==> design.v <==
`timescale 1ns / 1ps
module CordicMachine(
	input clk,
	input [12:0] x_0,
	input [12:0] y_0,
	input [12:0] z_0,
	input [31:0] stage,
	output reg [12:0] x_N,
	output reg [12:0] y_N,
	output reg [12:0] z_N
);
	reg [12:0] arctan [12:0];
	initial begin
	arctan[0] = 13'b0101101000000;
	arctan[1] = 13'b0011010100100;
	arctan[2] = 13'b0001110000010;
	arctan[3] = 13'b0000111001000;
	arctan[4] = 13'b0000011100100;
	arctan[5] = 13'b0000001110010;
	arctan[6] = 13'b0000000111001;
	arctan[7] = 13'b0000000011100;
	arctan[8] = 13'b0000000001110;
	arctan[9] = 13'b0000000000111;
	arctan[10] = 13'b0000000000011;
	arctan[11] = 13'b0000000000001;
	arctan[12] = 13'b0000000000000;
	end
	wire signed [12:0] x_s = x_0;
	wire signed [12:0] y_s = y_0;
	wire [12:0] x_sh = x_s >>> stage;
	wire [12:0] y_sh = y_s >>> stage;
	always @(posedge clk) begin
		if (stage != 10) begin
			x_N <= z_0[12] ? x_0 + y_sh : x_0 - y_sh;
			y_N <= z_0[12] ? y_0 - x_sh : y_0 + x_sh;
			z_N <= z_0[12] ? z_0 + arctan[stage] : z_0 - arctan[stage];
		end
	end
endmodule
`timescale 1ns / 1ps
module Cordic(
	input clk, 
	input [12:0] x_0,
	input [12:0] y_0,
	input [12:0] z_0,
	output [12:0] x_N,
	output [12:0] y_N,
	output [12:0] z_N
);
	wire [12:0] x0, y0, z0;
	wire [12:0] x1, y1, z1;
	wire [12:0] x2, y2, z2;
	wire [12:0] x3, y3, z3;
	wire [12:0] x4, y4, z4;
	wire [12:0] x5, y5, z5;
	wire [12:0] x6, y6, z6;
	wire [12:0] x7, y7, z7;
	wire [12:0] x8, y8, z8;
	wire [12:0] x9, y9, z9;
	CordicMachine C1 (.clk(clk), .x_0(x_0), .y_0(y_0), .z_0(z_0), .stage(0), .x_N(x0), .y_N(y0), .z_N(z0));
	CordicMachine C2 (.clk(clk), .x_0(x0), .y_0(y0), .z_0(z0), .stage(1), .x_N(x1), .y_N(y1), .z_N(z1));
	CordicMachine C3 (.clk(clk), .x_0(x1), .y_0(y1), .z_0(z1), .stage(2), .x_N(x2), .y_N(y2), .z_N(z2));
	CordicMachine C4 (.clk(clk), .x_0(x2), .y_0(y2), .z_0(z2), .stage(3), .x_N(x3), .y_N(y3), .z_N(z3));
	CordicMachine C5 (.clk(clk), .x_0(x3), .y_0(y3), .z_0(z3), .stage(4), .x_N(x4), .y_N(y4), .z_N(z4));
	CordicMachine C6 (.clk(clk), .x_0(x4), .y_0(y4), .z_0(z4), .stage(5), .x_N(x5), .y_N(y5), .z_N(z5));
	CordicMachine C7 (.clk(clk), .x_0(x5), .y_0(y5), .z_0(z5), .stage(6), .x_N(x6), .y_N(y6), .z_N(z6));
	CordicMachine C8 (.clk(clk), .x_0(x6), .y_0(y6), .z_0(z6), .stage(7), .x_N(x7), .y_N(y7), .z_N(z7));
	CordicMachine C9 (.clk(clk), .x_0(x7), .y_0(y7), .z_0(z7), .stage(8), .x_N(x8), .y_N(y8), .z_N(z8));
	CordicMachine C10 (.clk(clk), .x_0(x8), .y_0(y8), .z_0(z8), .stage(9), .x_N(x9), .y_N(y9), .z_N(z9));
	assign x_N = x9;
	assign y_N = y9;
	assign z_N = z9;
endmodule
==> run.sh <==
#!/bin/bash
# the make line also repeats each setting of config.mk as NAME=value (left out here)
make -C /OpenROAD-flow-scripts/flow DESIGN_CONFIG=/design/flow/config.mk WORK_HOME=/design/flow/orfs CLKGATE_MAP_FILE= finish
==> config.mk <==
export PLATFORM = sky130hd
export DESIGN_NAME = Cordic
export DESIGN_NICKNAME = Cordic
export VERILOG_FILES = /design/flow/design.v
export SDC_FILE = /design/flow/constraint.sdc
export NUM_CORES = 4
export LEC_CHECK = 0
export CAP_MARGIN = 20
export CORE_MARGIN = 2
export CORE_UTILIZATION = 72
export CTS_CLUSTER_SIZE = 35
export HOLD_SLACK_MARGIN = -0.09
export SETUP_SLACK_MARGIN = 0.42
export SLEW_MARGIN = 20
==> constraint.sdc <==
create_clock -name core_clock -period 2.9 [get_ports {clk}]
set_input_delay 0.5800 -clock core_clock [delete_from_list [all_inputs] [get_ports {clk}]]
set_output_delay 0.5800 -clock core_clock [all_outputs]
set_load 0.01 [all_outputs]
==> results.ini, run 1 <==
[outcome]
status = did not finish
haltStage = global routing
stop_error = [ERROR GRT-0232] Routing congestion too high. Check the congestion heatmap in the GUI.

[placed_design]
post-place-ws_ps = -304.5
place_congestion = 0.9107
dp_hpwl_um = 46960
port_buffers = 78
placed_area_um2 = 28110

[logic_synthesis]
xor_area_share_pct = 13.40
syn_inst = 2875
syn_avg_cell_area_um2 = 9.000
ys_seq_share_pct = 30.10
ff_type = dfxtp_1
adder_share_pct = 20.58
ys_seq_elements = 389
async_reset_ff_share_pct = 0
ys_sh_aoi_pct = 17.94
simple_gate_share_pct = 12.50
logic_family = adder cells
yosys_area_um2 = 25880
edf_count = 0
fp_nets = 3322
mux_area_share_pct = 1.620
syn-cell-area_um2 = 25880
synth.distinct_cells = 79
top_cell_area_share_pct = 30.10
area_leaders = dfxtp_1, ha_1, xnor2_1, a21oi_1, xor2_1
top_cells_by_count = dfxtp_1, ha_1, xnor2_1
top_area_cell = dfxtp_1
yosysWarnings = 1
synth-cells-yosys = 2875
top_cell = dfxtp_1

[clock_tree]
clkSinkCount = 389
root_buffer = clkbuf_16
cts-buffers-inserted = 41
cts_buffer_depth = 3
cts_max_level = 2

[global_routing]
track_usage_pct = 104.7
grt_overflow = 4605

[floorplanning]
die_height_um = 193.6
core-area_um2 = 35480
initial_core_util_pct = 72.93
die_w_um = 193.6
io-pin-count = 79
chip_area_um2 = 37470
fp-row-count = 69

[metrics by stage]
stage	hold WS, ps	std cells	util, %	setup TNS, ps
after floorplan	309.6	2875	-	0
after global placement	310.6	3464	79.21	-1297
after detailed placement	312.8	3464	79.21	-1687
after CTS	324.5	3692	89.39	0
[metal layers]
layer	track usage, %	GRT overflow
met4	119.2	814
met5	11.75	2
met2	147.4	3703
met1	91.71	44
met3	72.75	42
[repair_timing]
item	in CTS
hold endpoints to repair	0
hold buffers	0
pin swaps	182
buffers inserted	155
resized	268
cloned	1
setup endpoints to repair	100
==> run 2, diff against run 1 <==
Settings changed: CORE_UTILIZATION 72 to 65, CTS_CLUSTER_SIZE 35 to not set, HOLD_SLACK_MARGIN -0.09 to not set, SETUP_SLACK_MARGIN 0.42 to not set.
Clock period 2.9 ns to 2.66 ns, I/O delays scaled along.
==> results.ini, run 2 <==
[worst_setup_path]
r2r_start = C8.y_N[8]
end_kind = flop
r2r_slack_ps = -170
cp_top_family = AND-OR/OR-AND gates
endpoint = C9.x_N[11]
arrival_ps = 3290
reg2reg_depth = 13
cp-startpoint = C8.y_N[8]
worst-path-stages = 13
critical_path.n_buffers_inverters = 2
r2r-end = C9.x_N[11]
path_class = flop to flop
cpPeakStageDelay_ps = 350
cp-start-kind = flop
crit_chain = inv_2 -> ha_4 -> and2_4 -> inv_2 -> ha_4 -> mux2i_2 -> ha_1 -> or3_1 -> a41oi_2 -> nor2b_1 -> o21a_1 -> o41a_1 -> xor2_1
worst-path-max-fanout = 2
crit_required_ps = 3120
cp_slowest_cell = o41a_1

[outcome]
so_faults = negative setup slack
status = failed layout checks

[logic_synthesis]
edf_count = 0  ; unchanged
top_cell = dfxtp_1
mux_area_share_pct = 1.620  ; unchanged
adder_share_pct = 20.58  ; unchanged
yosys_area_um2 = 25880  ; unchanged
yosysWarnings = 1  ; unchanged
async_reset_ff_share_pct = 0  ; unchanged
ys_sh_aoi_pct = 17.94  ; unchanged
fp_nets = 3322  ; unchanged
ff_type = dfxtp_1
top_area_cell = dfxtp_1
xor_area_share_pct = 13.40  ; unchanged
ys_seq_share_pct = 30.10  ; unchanged
area_leaders = dfxtp_1, ha_1, xnor2_1, a21oi_1, xor2_1
syn_inst = 2875  ; unchanged
simple_gate_share_pct = 12.50  ; unchanged
syn_avg_cell_area_um2 = 9.000  ; unchanged
top_cells_by_count = dfxtp_1, ha_1, xnor2_1
top_cell_area_share_pct = 30.10  ; unchanged
syn-cell-area_um2 = 25880  ; unchanged
logic_family = adder cells
synth-cells-yosys = 2875  ; unchanged
synth.distinct_cells = 79  ; unchanged
ys_seq_elements = 389  ; unchanged

[clock_tree]
cts-buffers-inserted = 43  ; +4.9%
clkSinkCount = 389  ; unchanged
root_buffer = clkbuf_16
clock.latency.late_pin_ps = 580
cts_tree = done
hold_buffers = 0  ; unchanged
cts_max_level = 2  ; unchanged
path_clk_slew_ps = 60
cts_buffer_depth = 3  ; unchanged

[worst_hold_path]
min_to = C8.z_N[0]
hold_depth = 0
min_from = C7.z_N[0]
hp-class = flop to flop

[cells_and_area]
nets = 3797
stdcell_count = 3908
area_growth_pct = 28.48
design_area_um2 = 33250

[placed_design]
dp_cells = 3761  ; +8.6%
place_congestion = 0.9378  ; +3.0%
port_buffers = 78  ; unchanged
dp_hpwl_um = 48440  ; +3.2%
placed_area_um2 = 29650  ; +5.5%

[global_routing]
grt_pass1_vias = 22470
antenna_found_initial = 0
track_usage_pct = 29.93
grt_max_degree = 34
grt_pass1_wl_um = 102800
grt_overflow = 0

[sta]
slew_headroom_pct = 66.50
finalClockPeriodUsage_pct = 106.4
fmax_mhz = 353.5
worst_pin_slew_ps = 489.8
grt_setup_unrepaired = yes
setup_viol = 5
clock_skew_ps = 20.98
maxSlewViolCount = 0
hold_viol_final = 0
setup_ws_ps = -168.9
final.min_clock_period_ps = 2829

[detailed_routing]
drt-total-wl_um = 66800
drc_errors = 0
antenna_cells = 0
detail_route.iter0.violations = 1210
ant_nets = 0
num_vias = 22540
via_per_inst = 5.767
wl_per_cell_um = 17.09
drtPass1Iterations = 5

[floorplanning]
die_w_um = 203.5  ; +5.1%
die_height_um = 203.5  ; +5.1%
initial_core_util_pct = 65.43  ; -7.5 points
io-pin-count = 79  ; unchanged
fp-row-count = 73  ; +5.8%
core-area_um2 = 39550  ; +11%
chip_area_um2 = 41420  ; +11%

[job]
cap_violations = 0
warnings = 63

[run 2: repair_timing]
action,4_1_cts,5_1_grt
pin swaps,55,138
gates cloned,0,1
hold endpoints to repair,0,0
buffers inserted,23,45
endpoints found under the setup margin,42,76
gates resized,130,249
[run 2: layer usage]
| layer | up-vias | wire [um] | global-route usage [%] |
|---|---|---|---|
| met2 | 624 | 35590 | 58.46 |
| li1 | 11060 | - | - |
| met4 | 0 | 2378 | 11.24 |
| met1 | 10690 | 26080 | 32.62 |
| met5 | - | 0 | 0 |
| met3 | 161 | 2753 | 3.755 |
[run 2: layout make-up]
class	count	area, um^2
multi-input cells	2225	18530
well taps	525	656.9
clock inverters	21	285.3
flip-flops and latches	389	7861
fillers	2318	6304
repair buffers	471	3817
inverters	220	843.3
clock buffers	57	1249
[run 2: through the flow]
step | hold slack (ps) | utilization, % | worst slack (ps) | setup TNS, ps
after CTS | 327.1 | 80.50 | -26.17 | -43.73
after floorplan | 309.6 | - | -54.70 | -82.02
after global routing | 328.4 | 84.06 | -203.2 | -2136
final | 324.1 | 84.06 | -168.9 | -389.8
after global placement | 309.8 | 74.96 | -455.4 | -4204
after detailed placement | 312.8 | 74.96 | -486.7 | -6483
==> run 3, diff against run 2 <==
Settings changed: ABC_AREA set to 1, CAP_MARGIN 20 to 5, CORE_MARGIN 2 to 5, CORE_UTILIZATION 65 to 40, CTS_CLUSTER_DIAMETER set to 23, HOLD_SLACK_MARGIN set to 0.16, SETUP_SLACK_MARGIN set to -0.09, SLEW_MARGIN 20 to 0.
Clock period 2.66 ns to 2.5 ns, I/O delays scaled along.
==> results.ini, run 3 <==
[sta]
setup_viol = 0  ; -5
slew_headroom_pct = 52.94  ; -14 points
hold_viol_final = 0  ; unchanged
clock_skew_ps = 67.82  ; +46.84 ps
finalClockPeriodUsage_pct = 97.07  ; -9.3 points
maxSlewViolCount = 0  ; unchanged
setup_ws_ps = 73.14  ; +242.1 ps
final.min_clock_period_ps = 2427  ; -402.1 ps
fmax_mhz = 412.1  ; +17%
worst_pin_slew_ps = 698.5  ; +208.7 ps

[global_routing]
grt_pass1_vias = 25470  ; +13%
grt_pass1_wl_um = 118400  ; +15%
antenna_found_initial = 0  ; unchanged
grt_max_degree = 26  ; -24%
grt_overflow = 0  ; unchanged
track_usage_pct = 17.85  ; -12 points

[outcome]
status = timing/DRC/antenna clean

[logic_synthesis]
ys_seq_elements = 389  ; unchanged
edf_count = 0  ; unchanged
yosys_area_um2 = 28800  ; +11%
top_cell_area_share_pct = 27.04  ; -3.1 points
syn_inst = 4007  ; +39%
fp_nets = 4454  ; +34%
ys_seq_share_pct = 27.04  ; -3.1 points
async_reset_ff_share_pct = 0  ; unchanged
simple_gate_share_pct = 24.03  ; +12 points
logic_family = simple AND/OR/NAND/NOR gates
synth.distinct_cells = 43  ; -46%
syn-cell-area_um2 = 28800  ; +11%
ff_type = dfxtp_1
ys_sh_aoi_pct = 11.67  ; -6.3 points
syn_avg_cell_area_um2 = 7.187  ; -20%
top_area_cell = dfxtp_1
area_leaders = dfxtp_1, ha_1, nand2_1, xor2_1, inv_1
yosysWarnings = 1  ; unchanged
xor_area_share_pct = 10.80  ; -2.6 points
adder_share_pct = 18.49  ; -2.1 points
mux_area_share_pct = 0.06952  ; -1.6 points
top_cells_by_count = nand2_1, inv_1, dfxtp_1
top_cell = nand2_1
synth-cells-yosys = 4007  ; +39%

[worst_setup_path]
cp-start-kind = flop
cp-startpoint = C8.x_N[9]
crit_required_ps = 3040  ; -80 ps
cpPeakStageDelay_ps = 350  ; about the same
arrival_ps = 2970  ; -320 ps
cp_common_cell = nand2_1
critical_path.n_buffers_inverters = 2  ; unchanged
end_kind = flop
r2r_slack_ps = 70  ; +240 ps
path_class = flop to flop
worst-path-stages = 14  ; +1
r2r-end = C9.y_N[11]
worst-path-max-fanout = 4  ; +2
r2r_start = C8.x_N[9]
crit_chain = inv_1 -> ha_1 -> inv_1 -> nor2_1 -> nand2_1 -> ha_1 -> nand2_1 -> nand2_1 -> ha_1 -> a21oi_1 -> o21ai_0 -> nand2_1 -> nand3_1 -> xor2_1
cp_top_family = adder cells
endpoint = C9.y_N[11]
reg2reg_depth = 14  ; +1
cp_slowest_cell = ha_1

[floorplanning]
core-area_um2 = 71490  ; +81%
die_w_um = 278.3  ; +37%
initial_core_util_pct = 40.28  ; -25 points
io-pin-count = 79  ; unchanged
die_height_um = 278.3  ; +37%
chip_area_um2 = 77460  ; +87%
fp-row-count = 98  ; +34%

[detailed_routing]
wl_per_cell_um = 13.20  ; -23%
drc_errors = 0  ; unchanged
ant_nets = 0  ; unchanged
detail_route.iter0.violations = 1172  ; -3.1%
via_per_inst = 4.874  ; -15%
drt-total-wl_um = 70400  ; +5.4%
drtPass1Iterations = 6  ; +1
num_vias = 26010  ; +15%
antenna_cells = 0  ; unchanged

[cells_and_area]
num-fill-cells = 6985  ; +200%
finalCoreUtilization_pct = 50.41  ; -34 points
area_growth_pct = 25.14
area.sequential_um2 = 7789  ; -0.92%
nets = 4731  ; +25%
logic_area_um2 = 18870  ; +1.8%

[clock_tree]
clkSinkCount = 389  ; unchanged
cts-buffers-inserted = 116  ; +170%
root_buffer = clkbuf_16
cts_buffer_depth = 3  ; unchanged
clock.latency.late_pin_ps = 680  ; +100 ps
cts_max_level = 3  ; +1
path_clk_slew_ps = 40  ; -20 ps
cts_tree = done

[placed_design]
port_buffers = 78  ; unchanged
post-place-ws_ps = -52.49  ; +434.2 ps
place_congestion = 0.9194  ; -2.0%
dp_hpwl_um = 57050  ; +18%

[worst_hold_path]
min_from = z_0[5]
hp-class = input pin to flop
min_to = C1.z_N[5]
hold_depth = 1  ; +1

[job]
cap_violations = 0  ; unchanged
warnings = 58  ; -7.9%

==> run 3: area by class of cell <==
class	instances	area share, %
inverter	549	5.729
sequential	389	21.61
clock inverter	74	3.625
tap	950	3.298
clock buffer	145	8.833
multi-input combinational	3036	52.37
timing repair buffer	192	4.535
==> run 3: routing by layer <==
layer	vias up	GRT usage (%)	routed length (um)
li1	13680	-	-
met1	11680	21.40	31010
met2	521	32.52	34460
met3	123	3.213	3219
met4	0	5.363	1712
met5	-	0	0
==> run 3: what timing repair did <==
action	CTS	global route
setup buffers	0	3
hold buffers	0	0
resized	0	39
endpoints found under the setup margin	0	24
==> run 3: through the flow <==
stage          hold slack [ps]  std cells  area, um^2  setup TNS (ps)
2_1_floorplan            309.6       4007       28800               0
3_3_place_gp             312.0       5113       31390          -165.1
3_5_place_dp             313.2       5113       31390          -114.4
4_1_cts                  216.2       5332       35880          -63.37
5_1_grt                  223.2       5335       36040           -2460
6_report                 258.7       5335       36040               0
==> run 4, diff against run 3 <==
Settings changed: ABC_AREA 1 to not set, CAP_MARGIN 5 to 20, CORE_MARGIN 5 to 7, CTS_CLUSTER_DIAMETER 23 to 230, HOLD_SLACK_MARGIN 0.16 to not set, SETUP_SLACK_MARGIN -0.09 to not set.
Clock period 2.5 ns to 3.2 ns, I/O delays scaled along.
==> results.ini, run 4 <==
[detailed_routing]
via_per_inst = 5.133  ; +5.3%
wl_per_cell_um = 14.32  ; +8.6%
ant_nets = 0  ; unchanged
drt-met1-wl_um = 23620  ; -24%
met3WireLength_um = 1750  ; -46%
num_vias = 20070  ; -23%
detail_route.iter0.violations = 829  ; -29%
drtPass1Iterations = 6  ; unchanged
wl_met2_um = 28820  ; -16%
drc_errors = 0  ; unchanged
top_layer = met4
antenna_cells = 0  ; unchanged
drt-total-wl_um = 56010  ; -20%

[global_routing]
grt_max_degree = 27  ; +3.8%
grt_overflow = 0  ; unchanged
grt_pass1_vias = 20350  ; -20%
track_usage_pct = 15.35  ; -2.5 points
grt_pass1_wl_um = 94080  ; -21%
antenna_found_initial = 0  ; unchanged

[worst_hold_path]
hp-class = flop to flop
min_to = C6.z_N[0]
min_from = C5.z_N[0]
hold_depth = 0  ; -1

[sta]
clock_skew_ps = 24.56  ; -43.26 ps
worst_pin_slew_ps = 617.8  ; -80.75 ps
grt_setup_unrepaired = no
maxSlewViolCount = 0  ; unchanged
setup_viol = 0  ; unchanged
slew_headroom_pct = 58.44  ; +5.5 points
final.min_clock_period_ps = 3081  ; +654.1 ps
fin_hold_ws_ps = 324.7  ; +66.01 ps
hold_viol_final = 0  ; unchanged
fmax_mhz = 324.6  ; -21%
finalClockPeriodUsage_pct = 96.28  ; -0.80 points

[logic_synthesis]
syn_avg_cell_area_um2 = 9.000  ; +25%
edf_count = 0  ; unchanged
fp_nets = 3322  ; -25%
synth-cells-yosys = 2875  ; -28%
logic_family = adder cells
syn_inst = 2875  ; -28%
yosys_area_um2 = 25880  ; -10%
yosysWarnings = 1  ; unchanged
synth.distinct_cells = 79  ; +84%
mux_area_share_pct = 1.620  ; +1.6 points
ff_type = dfxtp_1
adder_share_pct = 20.58  ; +2.1 points
top_cells_by_count = dfxtp_1, ha_1, xnor2_1
simple_gate_share_pct = 12.50  ; -12 points
ys_seq_share_pct = 30.10  ; +3.1 points
top_area_cell = dfxtp_1
xor_area_share_pct = 13.40  ; +2.6 points
ys_sh_aoi_pct = 17.94  ; +6.3 points
syn-cell-area_um2 = 25880  ; -10%
top_cell = dfxtp_1
ys_seq_elements = 389  ; unchanged
area_leaders = dfxtp_1, ha_1, xnor2_1, a21oi_1, xor2_1
async_reset_ff_share_pct = 0  ; unchanged
top_cell_area_share_pct = 30.10  ; +3.1 points

[clock_tree]
cts_tree = done
cts-resized-gates = 0  ; unchanged
root_buffer = clkbuf_16
path_clk_slew_ps = 60  ; +20 ps
cts_max_level = 2  ; -1
hold_buffers = 0  ; unchanged
cts-buffers-inserted = 46  ; -60%
postCtsSetupRepairBufs = 0  ; unchanged
clock.latency.late_pin_ps = 590  ; -90 ps
clkSinkCount = 389  ; unchanged
cts_buffer_depth = 3  ; unchanged

[worst_setup_path]
end_kind = flop
cp_slowest_cell = dfxtp_1
crit_required_ps = 3680  ; +640 ps
arrival_ps = 3560  ; +590 ps
cp_top_family = AND-OR/OR-AND gates
r2r-end = C9.x_N[11]
endpoint = C9.x_N[11]
r2r_start = C8.y_N[9]
path_class = flop to flop
critical_path.n_buffers_inverters = 2  ; unchanged
cp-startpoint = C8.y_N[9]
worst-path-stages = 13  ; -1
worst-path-max-fanout = 5  ; +1
r2r_slack_ps = 120  ; +50 ps
cp-start-kind = flop
cp_common_cell = ha_1
cpPeakStageDelay_ps = 420  ; +70 ps
crit_chain = inv_1 -> ha_1 -> and2_1 -> inv_1 -> ha_1 -> mux2i_1 -> ha_1 -> or3_1 -> a41oi_2 -> nor2b_1 -> o21a_1 -> o41a_1 -> xor2_1
reg2reg_depth = 13  ; -1

[cells_and_area]
nets = 3466  ; -27%
design_area_um2 = 29710  ; -18%
finalCoreUtilization_pct = 46.26  ; -4.1 points
stdcell_count = 3910  ; -27%
area_growth_pct = 14.83

[placed_design]
place_congestion = 0.8787  ; -4.4%
dp_cells = 3826  ; -25%
port_buffers = 78  ; unchanged
placed_area_um2 = 28000  ; -11%
dp_hpwl_um = 45440  ; -20%

[floorplanning]
chip_area_um2 = 72010  ; -7.0%
die_height_um = 268.3  ; -3.6%
fp-row-count = 93  ; -5.1%
io-pin-count = 79  ; unchanged
die_w_um = 268.3  ; -3.6%
core-area_um2 = 64230  ; -10%
initial_core_util_pct = 40.29  ; about the same

[outcome]
status = timing/DRC/antenna clean

[job]
cap_violations = 0  ; unchanged
warnings = 58  ; unchanged

-- run 4: routing by layer --
layer  up-vias  global-route usage, %
met4         0                  5.542
met1      9268                  17.02
met5         -                      0
met2       309                  29.70
met3       107                  1.994
li1      10390                      -
-- run 4: layout make-up --
type / instances / area, um^2
Clock inverter: 15 / 319.1
Sequential cell: 389 / 7789
Fill cell: 6128 / 34520
Multi-Input combinational cell: 2225 / 17110
Timing Repair Buffer: 137 / 1224
Inverter: 220 / 825.8
Tap cell: 855 / 1070
Clock buffer: 69 / 1378
-- run 4: per-stage QoR --
stage	worst slack, ps	setup TNS [ps]
floorplan	300.2	0
global placement	-71.53	-137.7
detailed placement	-67.03	-158.7
CTS	73.97	0
global route	9.187	0
finish	119.1	0
==> run 5, diff against run 4 <==
Settings changed: CORE_MARGIN 7 to 2, CORE_UTILIZATION 40 to 66, CTS_CLUSTER_DIAMETER 230 to 351, SETUP_SLACK_MARGIN set to -0.17, SLEW_MARGIN 0 to 20.
Clock period 3.2 ns to 1.73 ns, I/O delays scaled along.
==> results.ini, run 5 <==
[logic_synthesis]
ys_sh_aoi_pct = 17.94  ; unchanged
simple_gate_share_pct = 12.50  ; unchanged
top_cell_area_share_pct = 30.10  ; unchanged
logic_family = adder cells
edf_count = 0  ; unchanged
top_cells_by_count = dfxtp_1, ha_1, xnor2_1
top_area_cell = dfxtp_1
ys_seq_share_pct = 30.10  ; unchanged
area_leaders = dfxtp_1, ha_1, xnor2_1, a21oi_1, xor2_1
fp_nets = 3322  ; unchanged
top_cell = dfxtp_1
yosysWarnings = 1  ; unchanged
ys_seq_elements = 389  ; unchanged
synth.distinct_cells = 79  ; unchanged
yosys_area_um2 = 25880  ; unchanged
mux_area_share_pct = 1.620  ; unchanged
syn-cell-area_um2 = 25880  ; unchanged
xor_area_share_pct = 13.40  ; unchanged
syn_avg_cell_area_um2 = 9.000  ; unchanged
ff_type = dfxtp_1
synth-cells-yosys = 2875  ; unchanged
async_reset_ff_share_pct = 0  ; unchanged
adder_share_pct = 20.58  ; unchanged
syn_inst = 2875  ; unchanged

[outcome]
stop_error = [ERROR DPL-0038] Utilization greater than 100%, impossible to legalize
haltStage = clock tree synthesis
status = did not finish

[placed_design]
place_congestion = 0.9226  ; +5.0%
port_buffers = 78  ; unchanged
dp_cells = 4362  ; +14%
dp_hpwl_um = 68690  ; +51%
placed_area_um2 = 35560  ; +27%

[floorplanning]
die_w_um = 202.0  ; -25%
core-area_um2 = 38650  ; -40%
initial_core_util_pct = 66.95  ; +27 points
chip_area_um2 = 40810  ; -43%
io-pin-count = 79  ; unchanged
fp-row-count = 72  ; -23%
die_height_um = 202.0  ; -25%

[run 5: per-stage QoR]
step                worst slack (ps)  utilization, %
floorplan                     -891.9               -
global placement               -1174           92.00
detailed placement             -1256           92.00
==> run 6, diff against run 5 <==
Settings changed: CORE_UTILIZATION 66 to 58, CTS_CLUSTER_DIAMETER 351 to not set, SETUP_SLACK_MARGIN -0.17 to 0.68.
Clock period 1.73 ns to 2.33 ns, I/O delays scaled along.
==> results.ini, run 6 <==
[worst_setup_path]
cp_top_family = simple AND/OR/NAND/NOR gates
cp-start-kind = flop
cp-startpoint = C9.y_N[11]
crit_chain = buf_4 -> nor2_4 -> nand2_1 -> ha_1 -> a21oi_2 -> buf_4 -> ha_1 -> nor3_1 -> nor2_1 -> o41a_1 -> a211o_1 -> nor3_2 -> a21oi_2 -> xnor2_1
worst-path-stages = 14
cp_slowest_cell = a211o_1
r2r_slack_ps = -630
arrival_ps = 3430
cpPeakStageDelay_ps = 370
reg2reg_depth = 14
crit_required_ps = 2800
r2r_start = C9.y_N[11]
endpoint = C10.x_N[12]
critical_path.n_buffers_inverters = 2
worst-path-max-fanout = 3
r2r-end = C10.x_N[12]
end_kind = flop
path_class = flop to flop

[sta]
slew_headroom_pct = 63.70
fmax_mhz = 337.5
finalClockPeriodUsage_pct = 127.1
grt_setup_unrepaired = yes
final.min_clock_period_ps = 2963
hold_viol_final = 0
setup_ws_ps = -632.6
worst_pin_slew_ps = 540.3
setup_viol = 123
clock_skew_ps = 23.97
maxSlewViolCount = 0

[logic_synthesis]
syn-cell-area_um2 = 25880  ; unchanged
async_reset_ff_share_pct = 0  ; unchanged
synth.distinct_cells = 79  ; unchanged
ys_sh_aoi_pct = 17.94  ; unchanged
simple_gate_share_pct = 12.50  ; unchanged
fp_nets = 3322  ; unchanged
ys_seq_elements = 389  ; unchanged
ff_type = dfxtp_1
syn_inst = 2875  ; unchanged
xor_area_share_pct = 13.40  ; unchanged
yosysWarnings = 1  ; unchanged
logic_family = adder cells
top_cell_area_share_pct = 30.10  ; unchanged
ys_seq_share_pct = 30.10  ; unchanged
syn_avg_cell_area_um2 = 9.000  ; unchanged
area_leaders = dfxtp_1, ha_1, xnor2_1, a21oi_1, xor2_1
synth-cells-yosys = 2875  ; unchanged
edf_count = 0  ; unchanged
yosys_area_um2 = 25880  ; unchanged
mux_area_share_pct = 1.620  ; unchanged
adder_share_pct = 20.58  ; unchanged
top_area_cell = dfxtp_1
top_cell = dfxtp_1
top_cells_by_count = dfxtp_1, ha_1, xnor2_1

[clock_tree]
cts_buffer_depth = 3
cts_tree = done
cts_max_level = 2
path_clk_slew_ps = 70
root_buffer = clkbuf_16
hold_buffers = 0
cts-buffers-inserted = 43
clkSinkCount = 389
clock.latency.late_pin_ps = 600

[floorplanning]
fp-row-count = 77  ; +6.9%
core-area_um2 = 44120  ; +14%
io-pin-count = 79  ; unchanged
die_w_um = 215.2  ; +6.5%
initial_core_util_pct = 58.64  ; -8.3 points
die_height_um = 215.2  ; +6.5%
chip_area_um2 = 46320  ; +14%

[detailed_routing]
antenna_cells = 0
num_vias = 27360
wl_per_cell_um = 22.66
detail_route.iter0.violations = 1815
via_per_inst = 6.148
ant_nets = 0
drt-total-wl_um = 100900
drtPass1Iterations = 8
drc_errors = 0

[cells_and_area]
design_area_um2 = 40520
finalCoreUtilization_pct = 91.83
area_growth_pct = 56.58
nets = 4271

[global_routing]
antenna_found_initial = 1
grt_pass1_vias = 25910
track_usage_pct = 32.18
grt_overflow = 0
grt_pass1_wl_um = 124000
grt_max_degree = 34

[outcome]
status = failed layout checks
so_faults = negative setup slack

[worst_hold_path]
min_to = C1.x_N[0]
hp-class = input pin to flop
min_from = y_0[0]
hold_depth = 3

[placed_design]
port_buffers = 78  ; unchanged
place_congestion = 0.8978  ; -2.7%
placed_area_um2 = 33190  ; -6.6%
dp_hpwl_um = 52400  ; -24%

[job]
cap_violations = 0
warnings = 63

-- run 6: layer usage --
layer,up-vias,wire length (um),GRT usage [%],share of wire (%)
met1,13180,34640,34.46,34
met4,2,7586,12.80,7.5
met2,1508,52620,63.46,52
met5,-,10,0,0.0099
met3,632,5996,3.708,5.9
li1,12040,-,-,-
-- run 6: final cells by class --
class	instances	area, um^2
multi-input combinational	2225	21420
timing repair buffer	945	7991
sequential	389	7930
fill	1592	3607
clock buffer	59	1279
inverter	220	907.1
tap	592	740.7
clock inverter	20	250.2
-- run 6: per-stage QoR --
| step | TNS [ps] | instances | setup slack (ps) | hold slack [ps] |
|---|---|---|---|---|
| after global routing | -35620 | 4450 | -624.1 | 170.0 |
| after CTS | -9398 | 4343 | -328.3 | 145.0 |
| final | -26200 | 4450 | -632.6 | 161.6 |
| after global placement | -18910 | 4122 | -669.1 | 311.0 |
| after floorplan | -3433 | 2875 | -291.9 | 309.6 |
| after detailed placement | -23600 | 4122 | -715.4 | 314.7 |
-- run 6: what timing repair did --
action,4_1_cts,5_1_grt
endpoints found under the setup margin,320,320
buffers inserted,142,107
gates resized,480,417
gates cloned,0,0
pin swaps,308,319
==> run 7, diff against run 6 <==
Settings changed: ABC_AREA set to 1, CORE_ASPECT_RATIO set to 1.23, CORE_UTILIZATION 58 to 72, CTS_CLUSTER_DIAMETER set to 377, CTS_CLUSTER_SIZE set to 97, PLACE_DENSITY set to 0.41, SETUP_SLACK_MARGIN 0.68 to not set, TNS_END_PERCENT set to 10.
Clock period 2.33 ns to 1.92 ns, I/O delays scaled along.
==> results.ini, run 7 <==
[clock_tree]
clkSinkCount = 389  ; unchanged
cts_max_level = 1  ; -1
cts_buffer_depth = 3  ; unchanged
root_buffer = clkbuf_16
hold_buffers = 0  ; unchanged
cts-buffers-inserted = 8  ; -81%

[logic_synthesis]
simple_gate_share_pct = 24.03  ; +12 points
edf_count = 0  ; unchanged
ys_sh_aoi_pct = 11.67  ; -6.3 points
ys_seq_share_pct = 27.04  ; -3.1 points
synth.distinct_cells = 43  ; -46%
syn-cell-area_um2 = 28800  ; +11%
yosys_area_um2 = 28800  ; +11%
area_leaders = dfxtp_1, ha_1, nand2_1, xor2_1, inv_1
top_cells_by_count = nand2_1, inv_1, dfxtp_1
ys_seq_elements = 389  ; unchanged
ff_type = dfxtp_1
adder_share_pct = 18.49  ; -2.1 points
fp_nets = 4454  ; +34%
syn_avg_cell_area_um2 = 7.187  ; -20%
top_area_cell = dfxtp_1
xor_area_share_pct = 10.80  ; -2.6 points
logic_family = simple AND/OR/NAND/NOR gates
mux_area_share_pct = 0.06952  ; -1.6 points
async_reset_ff_share_pct = 0  ; unchanged
top_cell = nand2_1
top_cell_area_share_pct = 27.04  ; -3.1 points
synth-cells-yosys = 4007  ; +39%
syn_inst = 4007  ; +39%
yosysWarnings = 1  ; unchanged

[placed_design]
dp_hpwl_um = 69450  ; +33%
port_buffers = 78  ; unchanged
place_congestion = 0.9669  ; +7.7%
post-place-ws_ps = -510.4  ; +205.0 ps
placed_area_um2 = 35630  ; +7.3%

[floorplanning]
fp-row-count = 81  ; +5.2%
io-pin-count = 79  ; unchanged
die_w_um = 184.3  ; -14%
core-area_um2 = 39630  ; -10%
chip_area_um2 = 41620  ; -10%
die_height_um = 225.8  ; +4.9%
initial_core_util_pct = 72.67  ; +14 points

[outcome]
haltStage = global routing
stop_error = [ERROR GRT-0116] Global routing finished with congestion. Check the congestion regions in the DRC Viewer.
status = did not finish

[global_routing]
track_usage_pct = 91.66
grt_overflow = 1527

[run 7: metal layers]
layer  GRT overflow  track usage, %
met5              7           41.58
met4            413           101.2
met3             19           76.71
met2           1066           111.4
met1             22           84.98
[run 7: metrics by stage]
stage                     instances
after floorplan                4007
after global placement         5271
after detailed placement       5271
after CTS                      5312
[run 7: repair_timing]
action,in CTS
pin swaps,182
endpoints found under the setup margin,252
setup buffers,30
resized,603
==> run 8, diff against run 7 <==
Settings changed: ABC_AREA 1 to not set, CORE_ASPECT_RATIO 1.23 to not set, CTS_CLUSTER_DIAMETER 377 to 85, CTS_CLUSTER_SIZE 97 to 24, PLACE_DENSITY 0.41 to not set, PLACE_DENSITY_LB_ADDON set to 0.27, TNS_END_PERCENT 10 to not set.
Clock period 1.92 ns to 2.93 ns, I/O delays scaled along.
==> results.ini, run 8 <==
[outcome]
status = failed layout checks
so_faults = negative setup slack

[worst_setup_path]
crit_chain = inv_1 -> ha_2 -> nor3b_4 -> buf_6 -> a21oi_1 -> xnor2_1 -> ha_2 -> nor2_1 -> nor2_1 -> o41a_1 -> a211o_1 -> nor3_2 -> a21oi_2 -> xnor2_2
cpPeakStageDelay_ps = 340
cp-start-kind = flop
worst-path-stages = 14
arrival_ps = 3440
r2r_start = C2.x_N[3]
crit_required_ps = 3360
path_class = flop to flop
cp_slowest_cell = ha_2
worst-path-max-fanout = 2
endpoint = C3.y_N[12]
r2r_slack_ps = -80
critical_path.n_buffers_inverters = 2
reg2reg_depth = 14
end_kind = flop
r2r-end = C3.y_N[12]
cp-startpoint = C2.x_N[3]
cp_top_family = AND-OR/OR-AND gates

[logic_synthesis]
adder_share_pct = 20.58  ; +2.1 points
logic_family = adder cells
xor_area_share_pct = 13.40  ; +2.6 points
syn_avg_cell_area_um2 = 9.000  ; +25%
ys_seq_elements = 389  ; unchanged
top_area_cell = dfxtp_1
edf_count = 0  ; unchanged
mux_area_share_pct = 1.620  ; +1.6 points
yosys_area_um2 = 25880  ; -10%
simple_gate_share_pct = 12.50  ; -12 points
fp_nets = 3322  ; -25%
top_cell = dfxtp_1
syn_inst = 2875  ; -28%
ys_sh_aoi_pct = 17.94  ; +6.3 points
top_cells_by_count = dfxtp_1, ha_1, xnor2_1
async_reset_ff_share_pct = 0  ; unchanged
synth.distinct_cells = 79  ; +84%
synth-cells-yosys = 2875  ; -28%
ys_seq_share_pct = 30.10  ; +3.1 points
syn-cell-area_um2 = 25880  ; -10%
ff_type = dfxtp_1
top_cell_area_share_pct = 30.10  ; +3.1 points
yosysWarnings = 1  ; unchanged
area_leaders = dfxtp_1, ha_1, xnor2_1, a21oi_1, xor2_1

[floorplanning]
initial_core_util_pct = 72.93  ; +0.26 points
chip_area_um2 = 37470  ; -10%
die_w_um = 193.6  ; +5.0%
fp-row-count = 69  ; -15%
core-area_um2 = 35480  ; -10%
die_height_um = 193.6  ; -14%
io-pin-count = 79  ; unchanged

[clock_tree]
cts-buffers-inserted = 22  ; +14
cts_max_level = 1  ; unchanged
root_buffer = clkbuf_16
cts_buffer_depth = 3  ; unchanged
clkSinkCount = 389  ; unchanged
clock.latency.late_pin_ps = 570
path_clk_slew_ps = 100
cts_tree = done

[cells_and_area]
finalCoreUtilization_pct = 82.72
nets = 3536
logic_area_um2 = 17430
design_area_um2 = 29350
stdcell_count = 3560
area.sequential_um2 = 7818
area_growth_pct = 13.43
num-fill-cells = 2164

[global_routing]
grt_pass1_wl_um = 98840
grt_pass1_vias = 21500
antenna_found_initial = 0
grt_overflow = 0
track_usage_pct = 30.86
grt_max_degree = 35

[sta]
final.min_clock_period_ps = 3009
fmax_mhz = 332.4
setup_ws_ps = -78.84
slew_headroom_pct = 61.88
clock_skew_ps = 33.20
hold_viol_final = 0
finalClockPeriodUsage_pct = 102.7
worst_pin_slew_ps = 557.3
fin_hold_ws_ps = 332.9
tns_ps = -78.84
setup_viol = 1
maxSlewViolCount = 0

[placed_design]
placed_area_um2 = 28130  ; -21%
port_buffers = 78  ; unchanged
place_congestion = 0.9401  ; -2.8%
dp_hpwl_um = 47800  ; -31%
post-place-ws_ps = -314.5  ; +195.9 ps
dp_cells = 3510  ; -33%

[detailed_routing]
num_vias = 21510
detail_route.iter0.violations = 1276
drt-total-wl_um = 61670
via_per_inst = 6.042
wl_per_cell_um = 17.32
drc_errors = 0
drtPass1Iterations = 6
antenna_cells = 0
ant_nets = 0

[worst_hold_path]
min_from = C3.z_N[1]
hold_depth = 0
hp-class = flop to flop
min_to = C4.z_N[1]

[job]
warnings = 58
cap_violations = 0

-- run 8: cell type report --
type,count,area share (%)
Tap cell,461,1.965
Clock inverter,8,0.3794
Inverter,220,2.839
Timing Repair Buffer,231,6.816
Sequential cell,389,26.63
Multi-Input combinational cell,2225,59.37
Clock buffer,26,1.995
-- run 8: metal layers --
metal  GRT usage, %  part of all wire (%)  routed length (um)  vias to the layer above
li1               -                     -                   -                    10520
met1          34.96                    40               24400                    10150
met4          11.70                   4.2                2600                        0
met2          59.26                    52               31930                      647
met5              0                     0                   0                        -
met3          3.016                   4.4                2743                      187
-- run 8: timing repair --
item | CTS | global route
buffers inserted | 0 | 16
hold buffers | 0 | 0
pin swaps | 0 | 25
cloned | 0 | 1
setup endpoints to repair | 6 | 50
gates resized | 7 | 93
==> run 9, diff against run 8 <==
Settings changed: CELL_PAD_IN_SITES_DETAIL_PLACEMENT set to 1, CORE_UTILIZATION 72 to 63, CTS_CLUSTER_DIAMETER 85 to not set, CTS_CLUSTER_SIZE 24 to 50, GPL_ROUTABILITY_DRIVEN set to 1, GPL_TIMING_DRIVEN set to 0, MIN_ROUTING_LAYER set to met2, PLACE_DENSITY_LB_ADDON 0.27 to 0.06, SETUP_SLACK_MARGIN set to -0.25, SLEW_MARGIN 20 to 35.
Clock period 2.93 ns to 4.98 ns, I/O delays scaled along.
==> results.ini, run 9 <==
[outcome]
status = did not finish
haltStage = global routing
stop_error = [ERROR GRT-0116] Global routing finished with congestion. Check the congestion regions in the DRC Viewer.

[placed_design]
place_congestion = 0.9889  ; +5.2%
dp_hpwl_um = 65200  ; +36%
dp_cells = 3485  ; -0.71%
port_buffers = 78  ; unchanged
post-place-ws_ps = 1216  ; +1531 ps

[logic_synthesis]
syn-cell-area_um2 = 25880  ; unchanged
top_cell = dfxtp_1
fp_nets = 3322  ; unchanged
adder_share_pct = 20.58  ; unchanged
yosys_area_um2 = 25880  ; unchanged
top_cell_area_share_pct = 30.10  ; unchanged
edf_count = 0  ; unchanged
simple_gate_share_pct = 12.50  ; unchanged
top_cells_by_count = dfxtp_1, ha_1, xnor2_1
ys_seq_elements = 389  ; unchanged
async_reset_ff_share_pct = 0  ; unchanged
syn_inst = 2875  ; unchanged
area_leaders = dfxtp_1, ha_1, xnor2_1, a21oi_1, xor2_1
top_area_cell = dfxtp_1
ys_seq_share_pct = 30.10  ; unchanged
synth-cells-yosys = 2875  ; unchanged
syn_avg_cell_area_um2 = 9.000  ; unchanged
yosysWarnings = 1  ; unchanged
ff_type = dfxtp_1
synth.distinct_cells = 79  ; unchanged
ys_sh_aoi_pct = 17.94  ; unchanged
logic_family = adder cells
mux_area_share_pct = 1.620  ; unchanged
xor_area_share_pct = 13.40  ; unchanged

[clock_tree]
postCtsSetupRepairBufs = 0  ; unchanged
root_buffer = clkbuf_16
cts_max_level = 2  ; +1
hold_buffers = 0  ; unchanged
cts-buffers-inserted = 44  ; +100%
cts-resized-gates = 0  ; -7
clkSinkCount = 389  ; unchanged
cts_buffer_depth = 3  ; unchanged

[global_routing]
track_usage_pct = 81.61
grt_overflow = 13

[floorplanning]
initial_core_util_pct = 63.66  ; -9.3 points
die_w_um = 206.7  ; +6.8%
fp-row-count = 74  ; +7.2%
chip_area_um2 = 42710  ; +14%
io-pin-count = 79  ; unchanged
core-area_um2 = 40650  ; +15%
die_height_um = 206.7  ; +6.8%

-- run 9: metrics by stage --
step                hold slack [ps]  area, um^2  util [%]
floorplan                     309.6       25880         -
detailed placement            314.3       27320     67.22
CTS                           328.8       28820     70.90
global placement              310.2       27320     67.22
-- run 9: layer usage --
| layer | GRT overflow | track usage [%] |
|---|---|---|
| met3 | 3 | 85.64 |
| met2 | 1 | 88.59 |
| met4 | 7 | 68.11 |
| met1 | - | - |
| met5 | 2 | 45.74 |
==> run 10, diff against run 9 <==
Settings changed: ABC_AREA set to 1, CELL_PAD_IN_SITES_DETAIL_PLACEMENT 1 to 0, CORE_ASPECT_RATIO set to 0.53, CORE_UTILIZATION 63 to 66, CTS_CLUSTER_SIZE 50 to 86, GPL_TIMING_DRIVEN 0 to not set, MIN_ROUTING_LAYER met2 to not set, PLACE_DENSITY_LB_ADDON 0.06 to 0.07, SETUP_SLACK_MARGIN -0.25 to 1.05, SLEW_MARGIN 35 to 20.
Clock period 4.98 ns to 4.23 ns, I/O delays scaled along.
==> results.ini, run 10 <==
[outcome]
status = timing/DRC/antenna clean

[worst_setup_path]
worst-path-max-fanout = 23
cp-start-kind = flop
r2r-end = C9.x_N[11]
path_class = flop to flop
r2r_slack_ps = 1240
cpPeakStageDelay_ps = 780
end_kind = flop
cp_top_family = AND-OR/OR-AND gates
r2r_start = C8.z_N[12]
cp_slowest_cell = o21ai_0
reg2reg_depth = 10
critical_path.n_buffers_inverters = 2
arrival_ps = 3430
crit_chain = buf_4 -> clkinvlp_4 -> o21ai_0 -> ha_1 -> nand3_1 -> nand2_1 -> nand3_1 -> nand3_1 -> nand2_1 -> nand2_1
worst-path-stages = 10
cp-startpoint = C8.z_N[12]
endpoint = C9.x_N[11]
crit_required_ps = 4670

[cells_and_area]
design_area_um2 = 31480
area.sequential_um2 = 7792
logic_area_um2 = 18740
area_growth_pct = 9.307
nets = 4547
num-fill-cells = 3452

[global_routing]
grt_pass1_vias = 23430
antenna_found_initial = 2
track_usage_pct = 34.02
grt_max_degree = 29
grt_overflow = 0
grt_pass1_wl_um = 124800

[logic_synthesis]
top_cells_by_count = nand2_1, inv_1, dfxtp_1
async_reset_ff_share_pct = 0  ; unchanged
ys_sh_aoi_pct = 11.67  ; -6.3 points
top_area_cell = dfxtp_1
ys_seq_elements = 389  ; unchanged
area_leaders = dfxtp_1, ha_1, nand2_1, xor2_1, inv_1
yosys_area_um2 = 28800  ; +11%
simple_gate_share_pct = 24.03  ; +12 points
fp_nets = 4454  ; +34%
mux_area_share_pct = 0.06952  ; -1.6 points
synth-cells-yosys = 4007  ; +39%
synth.distinct_cells = 43  ; -46%
top_cell = nand2_1
logic_family = simple AND/OR/NAND/NOR gates
syn_avg_cell_area_um2 = 7.187  ; -20%
yosysWarnings = 1  ; unchanged
xor_area_share_pct = 10.80  ; -2.6 points
syn-cell-area_um2 = 28800  ; +11%
ys_seq_share_pct = 27.04  ; -3.1 points
top_cell_area_share_pct = 27.04  ; -3.1 points
ff_type = dfxtp_1
syn_inst = 4007  ; +39%
edf_count = 0  ; unchanged
adder_share_pct = 18.49  ; -2.1 points

[sta]
tns_ps = 0
grt_setup_unrepaired = no
finalClockPeriodUsage_pct = 70.79
slew_headroom_pct = 39.06
fin_hold_ws_ps = 327.5
clock_skew_ps = 28.42
setup_viol = 0
worst_pin_slew_ps = 913.1
hold_viol_final = 0
maxSlewViolCount = 0
final.min_clock_period_ps = 2994
fmax_mhz = 334.0

[clock_tree]
cts_tree = done
clkSinkCount = 389  ; unchanged
cts_buffer_depth = 3  ; unchanged
root_buffer = clkbuf_16
path_clk_slew_ps = 60
hold_buffers = 0  ; unchanged
cts_max_level = 2  ; unchanged
postCtsSetupRepairBufs = 0  ; unchanged
clock.latency.late_pin_ps = 570
cts-buffers-inserted = 38  ; -14%

[worst_hold_path]
hp-class = flop to flop
hold_depth = 0
min_from = C3.z_N[0]
min_to = C4.z_N[0]

[detailed_routing]
detail_route.iter0.violations = 3501
drc_errors = 0
drt-total-wl_um = 78220
num_vias = 26840
wl_per_cell_um = 16.65
drtPass1Iterations = 8
via_per_inst = 5.711
antenna_cells = 0
ant_nets = 0

[floorplanning]
initial_core_util_pct = 67.17  ; +3.5 points
fp-row-count = 55  ; -26%
chip_area_um2 = 45400  ; +6.3%
die_height_um = 156.1  ; -24%
io-pin-count = 79  ; unchanged
die_w_um = 290.9  ; +41%
core-area_um2 = 42870  ; +5.5%

[placed_design]
dp_hpwl_um = 63050  ; -3.3%
place_congestion = 1.002  ; +1.4%
port_buffers = 78  ; unchanged
placed_area_um2 = 30120  ; +10%

[job]
warnings = 58
cap_violations = 0

run 10: final cells by class:
| cell class | count | area share, % |
|---|---|---|
| tap | 570 | 2.266 |
| multi-input combinational | 3036 | 59.52 |
| inverter | 549 | 6.583 |
| clock inverter | 17 | 0.7076 |
| clock buffer | 52 | 3.510 |
| timing repair buffer | 84 | 2.624 |
| timing repair inverter | 2 | 0.03180 |
| sequential | 389 | 24.76 |
run 10: through the flow:
step	util, %	std cells	setup slack (ps)
after floorplan	-	4007	2019
after global placement	70.26	4628	1257
after detailed placement	70.26	4628	1161
after CTS	73.36	4697	1132
after global routing	73.42	4699	1054
final	73.42	4699	1236
run 10: what timing repair did:
item | in CTS | in global routing
endpoints found under the setup margin | 0 | 38
hold endpoints to repair | 0 | 0
resized | 0 | 7
run 10: routing by layer:
metal	routed length, um	up-vias	part of all wire, %	global-route usage [%]
li1	-	13270	-	-
met1	40350	12020	52	56.72
met2	25500	1464	33	39.78
met3	11580	83	15	12.19
met4	776	2	0.99	4.268
met5	8	-	0.010	0
==> run 11, diff against run 10 <==
Settings changed: ABC_AREA 1 to not set, CAP_MARGIN 20 to 25, CELL_PAD_IN_SITES_DETAIL_PLACEMENT 0 to not set, CELL_PAD_IN_SITES_GLOBAL_PLACEMENT set to 0, CORE_ASPECT_RATIO 0.53 to 1.2, CORE_MARGIN 2 to 5, CORE_UTILIZATION 66 to 38, CTS_CLUSTER_DIAMETER set to 197, CTS_CLUSTER_SIZE 86 to not set, GPL_TIMING_DRIVEN set to 0, HOLD_SLACK_MARGIN set to 0.17, MIN_ROUTING_LAYER set to met2, PLACE_DENSITY_LB_ADDON 0.07 to not set, SETUP_SLACK_MARGIN 1.05 to not set.
Clock period 4.23 ns to 1.79 ns, I/O delays scaled along.
==> results.ini, run 11 <==
[sta]
setup_ws_ps = -958.9  ; -2195 ps
clock_skew_ps = 27.25  ; -1.164 ps
maxSlewViolCount = 0  ; unchanged
setup_viol = 281  ; +281
fmax_mhz = 363.8  ; +8.9%
grt_setup_unrepaired = yes
slew_headroom_pct = 50.26  ; +11 points
final.min_clock_period_ps = 2749  ; -245.3 ps
worst_pin_slew_ps = 743.6  ; -169.5 ps
finalClockPeriodUsage_pct = 153.6  ; +83 points
hold_viol_final = 0  ; unchanged

[logic_synthesis]
logic_family = adder cells
ff_type = dfxtp_1
area_leaders = dfxtp_1, ha_1, xnor2_1, a21oi_1, xor2_1
top_cell_area_share_pct = 30.10  ; +3.1 points
simple_gate_share_pct = 12.50  ; -12 points
edf_count = 0  ; unchanged
syn-cell-area_um2 = 25880  ; -10%
ys_seq_share_pct = 30.10  ; +3.1 points
xor_area_share_pct = 13.40  ; +2.6 points
yosysWarnings = 1  ; unchanged
top_cell = dfxtp_1
syn_avg_cell_area_um2 = 9.000  ; +25%
top_cells_by_count = dfxtp_1, ha_1, xnor2_1
fp_nets = 3322  ; -25%
syn_inst = 2875  ; -28%
adder_share_pct = 20.58  ; +2.1 points
ys_sh_aoi_pct = 17.94  ; +6.3 points
yosys_area_um2 = 25880  ; -10%
async_reset_ff_share_pct = 0  ; unchanged
synth-cells-yosys = 2875  ; -28%
top_area_cell = dfxtp_1
synth.distinct_cells = 79  ; +84%
ys_seq_elements = 389  ; unchanged
mux_area_share_pct = 1.620  ; +1.6 points

[clock_tree]
cts-buffers-inserted = 46  ; +21%
cts_tree = done
path_clk_slew_ps = 60  ; about the same
cts_buffer_depth = 3  ; unchanged
cts_max_level = 2  ; unchanged
clkSinkCount = 389  ; unchanged
root_buffer = clkbuf_16
clock.latency.late_pin_ps = 610  ; +40 ps

[placed_design]
dp_hpwl_um = 50190  ; -20%
place_congestion = 0.8854  ; -12%
dp_cells = 3854  ; -17%
port_buffers = 78  ; unchanged

[global_routing]
track_usage_pct = 28.00  ; -6.0 points
grt_overflow = 0  ; unchanged
grt-busiest-layer = met2
grt_pass1_vias = 32670  ; +39%
use_met2_pct = 39.41  ; -0.37 points
grt_max_degree = 14  ; -52%
met1_usage_pct = 0  ; -57 points
grt_pass1_wl_um = 112600  ; -9.8%
antenna_found_initial = 0  ; -2
gr-usage-met3_pct = 31.28  ; +19 points

[worst_hold_path]
hold_depth = 1  ; +1
min_from = z_0[4]
min_to = C1.z_N[4]
hp-class = input pin to flop

[detailed_routing]
ant_nets = 0  ; unchanged
detail_route.iter0.violations = 4655  ; +33%
via_per_inst = 7.215  ; +26%
drc_errors = 0  ; unchanged
num_vias = 30850  ; +15%
wl_per_cell_um = 16.90  ; +1.5%
drtPass1Iterations = 10  ; +2
drt-total-wl_um = 72250  ; -7.6%

[worst_setup_path]
reg2reg_depth = 11  ; +1
worst-path-stages = 11  ; +1
cp-startpoint = C5.z_N[12]
cp_common_cell = clkbuf_16
crit_chain = clkbuf_16 -> clkbuf_16 -> mux2_4 -> ha_4 -> a21oi_4 -> o211ai_1 -> a41oi_4 -> nor2b_1 -> o21a_1 -> o41a_1 -> xor2_1
cpPeakStageDelay_ps = 350  ; -430 ps
crit_required_ps = 2280  ; -2390 ps
critical_path.n_buffers_inverters = 2  ; unchanged
path_class = flop to flop
cp_top_family = AND-OR/OR-AND gates
r2r_slack_ps = -960  ; -2190 ps
arrival_ps = 3240  ; -190 ps
r2r_start = C5.z_N[12]
cp_slowest_cell = dfxtp_4
endpoint = C6.x_N[11]
end_kind = flop
worst-path-max-fanout = 5  ; -78%
r2r-end = C6.x_N[11]
cp-start-kind = flop

[cells_and_area]
stdcell_count = 4276  ; -9.0%
nets = 3786  ; -17%
finalCoreUtilization_pct = 54.51  ; -19 points
num-fill-cells = 5856  ; +70%
area_growth_pct = 41.72

[floorplanning]
initial_core_util_pct = 38.46  ; -29 points
die_w_um = 248.2  ; -15%
die_height_um = 295.9  ; +90%
io-pin-count = 79  ; unchanged
chip_area_um2 = 73440  ; +62%
fp-row-count = 104  ; +89%
core-area_um2 = 67270  ; +57%

[outcome]
so_faults = negative setup slack
status = failed layout checks

[job]
warnings = 61  ; +5.2%
cap_violations = 0  ; unchanged

## run 11: metrics by stage
step	area (um^2)	hold slack [ps]	setup TNS [ps]	setup slack [ps]
detailed placement	29510	312.1	-168690	-1408
global placement	29510	311.5	-162820	-1410
finish	36670	203.3	-115100	-958.9
global route	36670	190.5	-141780	-1084
floorplan	27600	309.6	-63170	-831.9
CTS	34820	172.9	-109970	-1016
## run 11: layout make-up
class	count	area, um^2	share of cell area, %
sequential	389	8008	21.84
buffer	36	520.5	1.419
timing repair buffer	421	3590	9.789
multi-input combinational	2225	20960	57.16
clock buffer	65	1334	3.637
antenna	1	2.502	0.006824
inverter	220	929.6	2.535
clock inverter	18	197.7	0.5391
tap	901	1127	3.074
## run 11: timing repair
item	CTS	global route
gates cloned	3	0
hold endpoints to repair	3	0
gates resized	419	276
pin swaps	291	217
setup endpoints to repair	316	304
buffers inserted	269	84
hold buffers	3	0
## run 11: per-layer routing
layer,wire [um],vias to the layer above
li1,-,10970
met1,0,11050
met2,42210,7970
met3,23510,859
met4,6504,2
met5,27,-
==> run 12, diff against run 11 <==
Settings changed: ABC_AREA set to 1, CAP_MARGIN 25 to 20, CELL_PAD_IN_SITES_GLOBAL_PLACEMENT 0 to not set, CORE_ASPECT_RATIO 1.2 to not set, CORE_MARGIN 5 to 2, CORE_UTILIZATION 38 to 72, CTS_CLUSTER_DIAMETER 197 to 204, GPL_ROUTABILITY_DRIVEN 1 to not set, GPL_TIMING_DRIVEN 0 to not set, HOLD_SLACK_MARGIN 0.17 to not set, MIN_ROUTING_LAYER met2 to not set, PLACE_DENSITY_LB_ADDON set to 0.27.
Clock period 1.79 ns to 3.17 ns, I/O delays scaled along.
==> results.ini, run 12 <==
[worst_setup_path]
r2r-end = C6.y_N[12]
cp_common_cell = nand2_1
cp_slowest_cell = dfxtp_1
r2r_start = C5.z_N[12]
cp-start-kind = flop
worst-path-stages = 13  ; +2
r2r_slack_ps = 400  ; +1360 ps
reg2reg_depth = 13  ; +2
critical_path.n_buffers_inverters = 2  ; unchanged
arrival_ps = 3230  ; about the same
crit_chain = inv_1 -> nand2_1 -> xor2_1 -> inv_1 -> ha_1 -> a21oi_1 -> nand2_1 -> nand2_1 -> nand2_1 -> nand2_1 -> nand2_1 -> nand2_1 -> nand2_1
path_class = flop to flop
cp-startpoint = C5.z_N[12]
cpPeakStageDelay_ps = 750  ; +400 ps
endpoint = C6.y_N[12]
end_kind = flop
worst-path-max-fanout = 13  ; +8
cp_top_family = flip-flops
crit_required_ps = 3630  ; +1350 ps

[logic_synthesis]
ff_type = dfxtp_1
ys_seq_elements = 389  ; unchanged
syn-cell-area_um2 = 28800  ; +11%
yosysWarnings = 1  ; unchanged
syn_avg_cell_area_um2 = 7.187  ; -20%
adder_share_pct = 18.49  ; -2.1 points
fp_nets = 4454  ; +34%
logic_family = simple AND/OR/NAND/NOR gates
top_cell = nand2_1
simple_gate_share_pct = 24.03  ; +12 points
top_area_cell = dfxtp_1
area_leaders = dfxtp_1, ha_1, nand2_1, xor2_1, inv_1
synth.distinct_cells = 43  ; -46%
xor_area_share_pct = 10.80  ; -2.6 points
edf_count = 0  ; unchanged
synth-cells-yosys = 4007  ; +39%
ys_sh_aoi_pct = 11.67  ; -6.3 points
ys_seq_share_pct = 27.04  ; -3.1 points
mux_area_share_pct = 0.06952  ; -1.6 points
top_cells_by_count = nand2_1, inv_1, dfxtp_1
async_reset_ff_share_pct = 0  ; unchanged
syn_inst = 4007  ; +39%
top_cell_area_share_pct = 27.04  ; -3.1 points
yosys_area_um2 = 28800  ; +11%

[sta]
setup_viol = 0  ; -100%
hold_viol_final = 0  ; unchanged
finalClockPeriodUsage_pct = 87.38  ; -66 points
clock_skew_ps = 20.49  ; -6.758 ps
final.min_clock_period_ps = 2770  ; +21.04 ps
fmax_mhz = 361.0  ; -0.76%
grt_setup_unrepaired = no
worst_pin_slew_ps = 791.5  ; +47.85 ps
slew_headroom_pct = 47.18  ; -3.1 points
maxSlewViolCount = 0  ; unchanged
tns_ps = 0  ; +115,100 ps

[detailed_routing]
drc_errors = 0  ; unchanged
detail_route.iter0.violations = 1899  ; -59%
drtPass1Iterations = 7  ; -3
drt-total-wl_um = 70050  ; -3.1%
via_per_inst = 5.662  ; -22%
ant_nets = 0  ; unchanged
num_vias = 26420  ; -14%
wl_per_cell_um = 15.01  ; -11%
antenna_cells = 0  ; -1

[clock_tree]
cts-resized-gates = 0  ; -100%
path_clk_slew_ps = 60  ; about the same
clock.latency.late_pin_ps = 580  ; -30 ps
cts_max_level = 2  ; unchanged
hold_buffers = 0  ; -3
root_buffer = clkbuf_16
cts_tree = done
postCtsSetupRepairBufs = 0  ; -100%
clkSinkCount = 389  ; unchanged
cts_buffer_depth = 3  ; unchanged
cts-buffers-inserted = 43  ; -6.5%

[global_routing]
grt_overflow = 0  ; unchanged
grt_pass1_wl_um = 116100  ; +3.1%
grt_pass1_vias = 25750  ; -21%
grt_max_degree = 29  ; +15
track_usage_pct = 33.53  ; +5.5 points
antenna_found_initial = 0  ; unchanged

[worst_hold_path]
hp-class = flop to flop
min_from = C5.z_N[0]
min_to = C6.z_N[0]
hold_depth = 0  ; -1

[outcome]
status = timing/DRC/antenna clean

[floorplanning]
fp-row-count = 73  ; -30%
die_w_um = 204.0  ; -18%
core-area_um2 = 39640  ; -41%
io-pin-count = 79  ; unchanged
initial_core_util_pct = 72.64  ; +34 points
die_height_um = 204.0  ; -31%
chip_area_um2 = 41610  ; -43%

[placed_design]
dp_hpwl_um = 54580  ; +8.7%
port_buffers = 78  ; unchanged
place_congestion = 0.9688  ; +9.4%

[job]
warnings = 58  ; -4.9%
cap_violations = 0  ; unchanged

[cells_and_area]
nets = 4556  ; +20%
area_growth_pct = 9.520
num-fill-cells = 2856  ; -51%
area.sequential_um2 = 7787  ; -2.7%
logic_area_um2 = 18740  ; -11%
finalCoreUtilization_pct = 79.56  ; +25 points

## run 12: layout make-up
type                    instances  share of cell area, %
flip-flops and latches        389                  24.69
clock inverters                15                 0.4681
clock buffers                  62                  4.055
repair buffers                 90                  2.761
inverters                     549                  6.534
well taps                     525                  2.083
multi-input cells            3036                  59.41
## run 12: per-layer routing
layer  vias up  share of wire, %  track usage, %
li1      13320                 -               -
met1     11990                41           38.02
met2       895                50           62.35
met3       223               5.2           3.986
met4         0               4.4           15.81
met5         -                 0               0
## run 12: metrics by stage
stage	area, um^2	cells	setup slack (ps)	hold slack (ps)
after global routing	31540	4666	118.3	327.0
after detailed placement	30110	4589	379.1	312.1
after floorplan	28800	4007	968.6	309.6
final	31540	4666	400.0	319.7
after CTS	31540	4666	456.3	323.2
after global placement	30110	4589	402.3	310.6
